// gioco
module gioco(
	i_ani_stb,														 
	i_clk,															 
	i_rst,															 
	i_animate,														 
	i_dx, 															 
	i_sx,																 
	i_start,															 
	o_x1_pal, o_x2_pal,											 
	o_y1_pal, o_y2_pal,
	o_x1_nav, o_x2_nav,											 
	o_y1_nav, o_y2_nav,
	bri1,bri2,bri3,bri4,bri5,bri6,bri7,bri8,bri9,bri10, 
	ok, ko,															 
	ff_life															 
);
input i_ani_stb, i_clk, i_rst, i_animate, i_dx, i_sx, i_start;
output [9:0] o_x1_pal, o_x2_pal, o_y1_pal, o_y2_pal, o_x1_nav, o_x2_nav, o_y1_nav, o_y2_nav;
output reg bri1,bri2,bri3,bri4,bri5,bri6,bri7,bri8,bri9,bri10;
output reg ok,ko;												
output [1:0] ff_life;
wire ff_bri1, ff_bri2, ff_bri3, ff_bri4,ff_bri5, ff_bri6, ff_bri7, ff_bri8,ff_bri9, ff_bri10;
wire [9:0] ff_x_nav,ff_y_nav,ff_x_pal,ff_y_pal;	
wire ff_x_dirpal,ff_y_dirpal;							
wire [3:0] ff_brick;
wire [1:0] ff_red1,ff_red2,ff_red3,ff_red4;
wire [1:0] ff_blue5,ff_blue6,ff_blue7;
parameter H_SIZE_BRI = 10'd 32;					 
parameter L_SIZE_BRI = 10'd 10; 					 
parameter H_SIZE_NAV = 10'd 32; 					 
parameter L_SIZE_NAV = 10'd 3;  					 
parameter IX_NAV = 10'd 320;						 
parameter IY_NAV = 10'd 470;						 
parameter D_WIDTH = 10'd 640; 				 	 
parameter D_HEIGHT = 10'd 480;					 
parameter H_SIZE_PAL = 10'd 2;					 
parameter IX_PAL = 10'd 320;						 
  ...
clock: 30.5 ns
lec_check: 0
abc_area: 1
cap_margin: 20
cell_pad_in_sites_detail_placement: 2
core_aspect_ratio: 1.22
core_margin: 9
core_utilization: 55
gpl_timing_driven: 0
min_routing_layer: met2
place_density_lb_addon: 0.17
setup_slack_margin: 5.0
slew_margin: 20
run.sh (not shown) runs the stock make flow with config.mk's settings and CLKGATE_MAP_FILE=.
The starting point never finished: it broke off in detailed placement on DPL-0033.
Change:
==> flow/config.mk (replaced) <==
export PLATFORM = sky130hd
export DESIGN_NAME = gioco
export DESIGN_NICKNAME = gioco
export VERILOG_FILES = /design/flow/design.v
export SDC_FILE = /design/flow/constraint.sdc
export NUM_CORES = 4
export LEC_CHECK = 0
export CAP_MARGIN = 20
export CORE_MARGIN = 2
export CORE_UTILIZATION = 32
export SLEW_MARGIN = 20
==> flow/constraint.sdc (replaced) <==
create_clock -name core_clock -period 21.6 [get_ports {i_clk}]
set_input_delay 4.3200 -clock core_clock [delete_from_list [all_inputs] [get_ports {i_clk}]]
set_output_delay 4.3200 -clock core_clock [all_outputs]
set_load 0.01 [all_outputs]
Outcome: This time the run finished clean; die area increases by 36%; area after synthesis decreases by 5.7%; synthesized cell count decreases by 23%.

========
gioco again, from the RTL that the note above started with.
Settings: LEC_CHECK=0, ABC_AREA=1, CAP_MARGIN=35, CORE_MARGIN=2, CORE_UTILIZATION=71, CTS_CLUSTER_DIAMETER=223, CTS_CLUSTER_SIZE=21, MIN_ROUTING_LAYER=met1, PLACE_DENSITY_LB_ADDON=0.3, SLEW_MARGIN=20; clock period 17.3 ns.
The baseline died in global routing (5_1_grt).
Edit:
- ABC_AREA: 1 -> not set
- CORE_UTILIZATION: 71 -> 50
- CTS_CLUSTER_DIAMETER: 223 -> not set
- PLACE_DENSITY_LB_ADDON: 0.3 -> 0.1
- clock period: 17.3 -> 15.2 ns (I/O delays scaled with it)
Now the flow produced a layout that fails on setup timing.
Synthesized cell count decreases by 23%.
Die size increases by 33%.
Area after synthesis decreases by 5.7%.

========
== job 3257 ==
gioco again, from the RTL that the note above started with.
==> flow/config.mk <==
export PLATFORM = sky130hd
export DESIGN_NAME = gioco
export DESIGN_NICKNAME = gioco
export VERILOG_FILES = /design/flow/design.v
export SDC_FILE = /design/flow/constraint.sdc
export NUM_CORES = 4
export LEC_CHECK = 0
export CAP_MARGIN = 35
export CORE_MARGIN = 2
export CORE_UTILIZATION = 67
export CTS_CLUSTER_DIAMETER = 48
export CTS_CLUSTER_SIZE = 21
export MIN_ROUTING_LAYER = met1
export PLACE_DENSITY = 0.6
export SLEW_MARGIN = 20
export TNS_END_PERCENT = 5
==> flow/constraint.sdc <==
create_clock -name core_clock -period 16.2 [get_ports {i_clk}]
set_input_delay 3.2400 -clock core_clock [delete_from_list [all_inputs] [get_ports {i_clk}]]
set_output_delay 3.2400 -clock core_clock [all_outputs]
set_load 0.01 [all_outputs]
From the logs: job 3257 reached the end of the flow and failed the layout checks with negative setup slack.
--- input diff job 3257..job 2345 ---
Settings: a deleted CTS_CLUSTER_DIAMETER that had been 48; a change of CAP_MARGIN from 35 to 20; a deleted TNS_END_PERCENT that had been 5; a change of CORE_UTILIZATION from 67 to 9; a deleted MIN_ROUTING_LAYER that had been met1; a deleted CTS_CLUSTER_SIZE that had been 21; a deleted PLACE_DENSITY that had been 0.6; a change of the clock period (ns, I/O delays scaled along) from 16.2 to 30.7.
Job 2345: no failed stages, no open violations at the end
Relative to job 3257, share of cell area taken by flip-flops and latches decreased by 0.29 points in job 2345.
For job 2345, the slowest stage cell on the critical path was sky130_fd_sc_hd__a311oi_1, unlike job 3257, where it was sky130_fd_sc_hd__nor3b_1.
The setup slack of job 2345 is larger than that of job 3257.
Job 2345: post-detailed-routing wire length is 6.6% higher than what job 3257 reported.
Delta (job 2345 minus job 3257): end-of-flow core utilization went down 72 points, detailed-route vias per instance went down about 46%, synthesized cell count held.
Per the comparison of job 2345 with job 3257, fraction of synthesis flops using an asynchronous set or reset pin stayed essentially flat; number of unique standard cell types used by synthesis stayed essentially flat; final non-filler cell area rose by 2.9%; overall die width rose by 250 um.
Cmp job 2345 and job 3257 / combinational fraction of design power / higher: job 3257
### job 2345 -> job 4425
Settings: changing CORE_UTILIZATION from 9 to 40; changing the clock period (ns, I/O delays scaled along) from 30.7 to 21.6.
Notes after the runs:
In job 4425 the worst setup slack turned out 7.63 ns lower than in job 2345. The largest net degree at the start of global routing number comes out lower for job 4425 vs job 2345. Total chip power up about 40% in job 4425 wrt job 2345. Job 4425 completed; timing, DRC and antenna clean. Between job 2345 and job 4425, the power of the clock network is lower for job 2345. Share of synthesized registers carrying an async set or reset: job 2345 vs job 4425 — no meaningful difference. Job 4425 does better than job 2345 on final critical-path required period. Diff job 2345 -> job 4425 | combinational power | up by more than a quarter.
--- input diff job 4425..job 1257 ---
Settings: a change of CORE_UTILIZATION from 40 to 54; an added ABC_AREA of 1; an added CTS_CLUSTER_SIZE of 98; a change of the clock period (ns, I/O delays scaled along) from 21.6 to 17.0.
Notes after the runs:
Job 1257 ends up with a portion of the clock cycle consumed by the worst path in the final layout that is 3.2 points higher than in job 4425.
Going from job 4425 to job 1257, via count of the first global-routing pass has increased; routing usage on met3 went up 0.30 points.
Power and IR drop assume default switching activity.
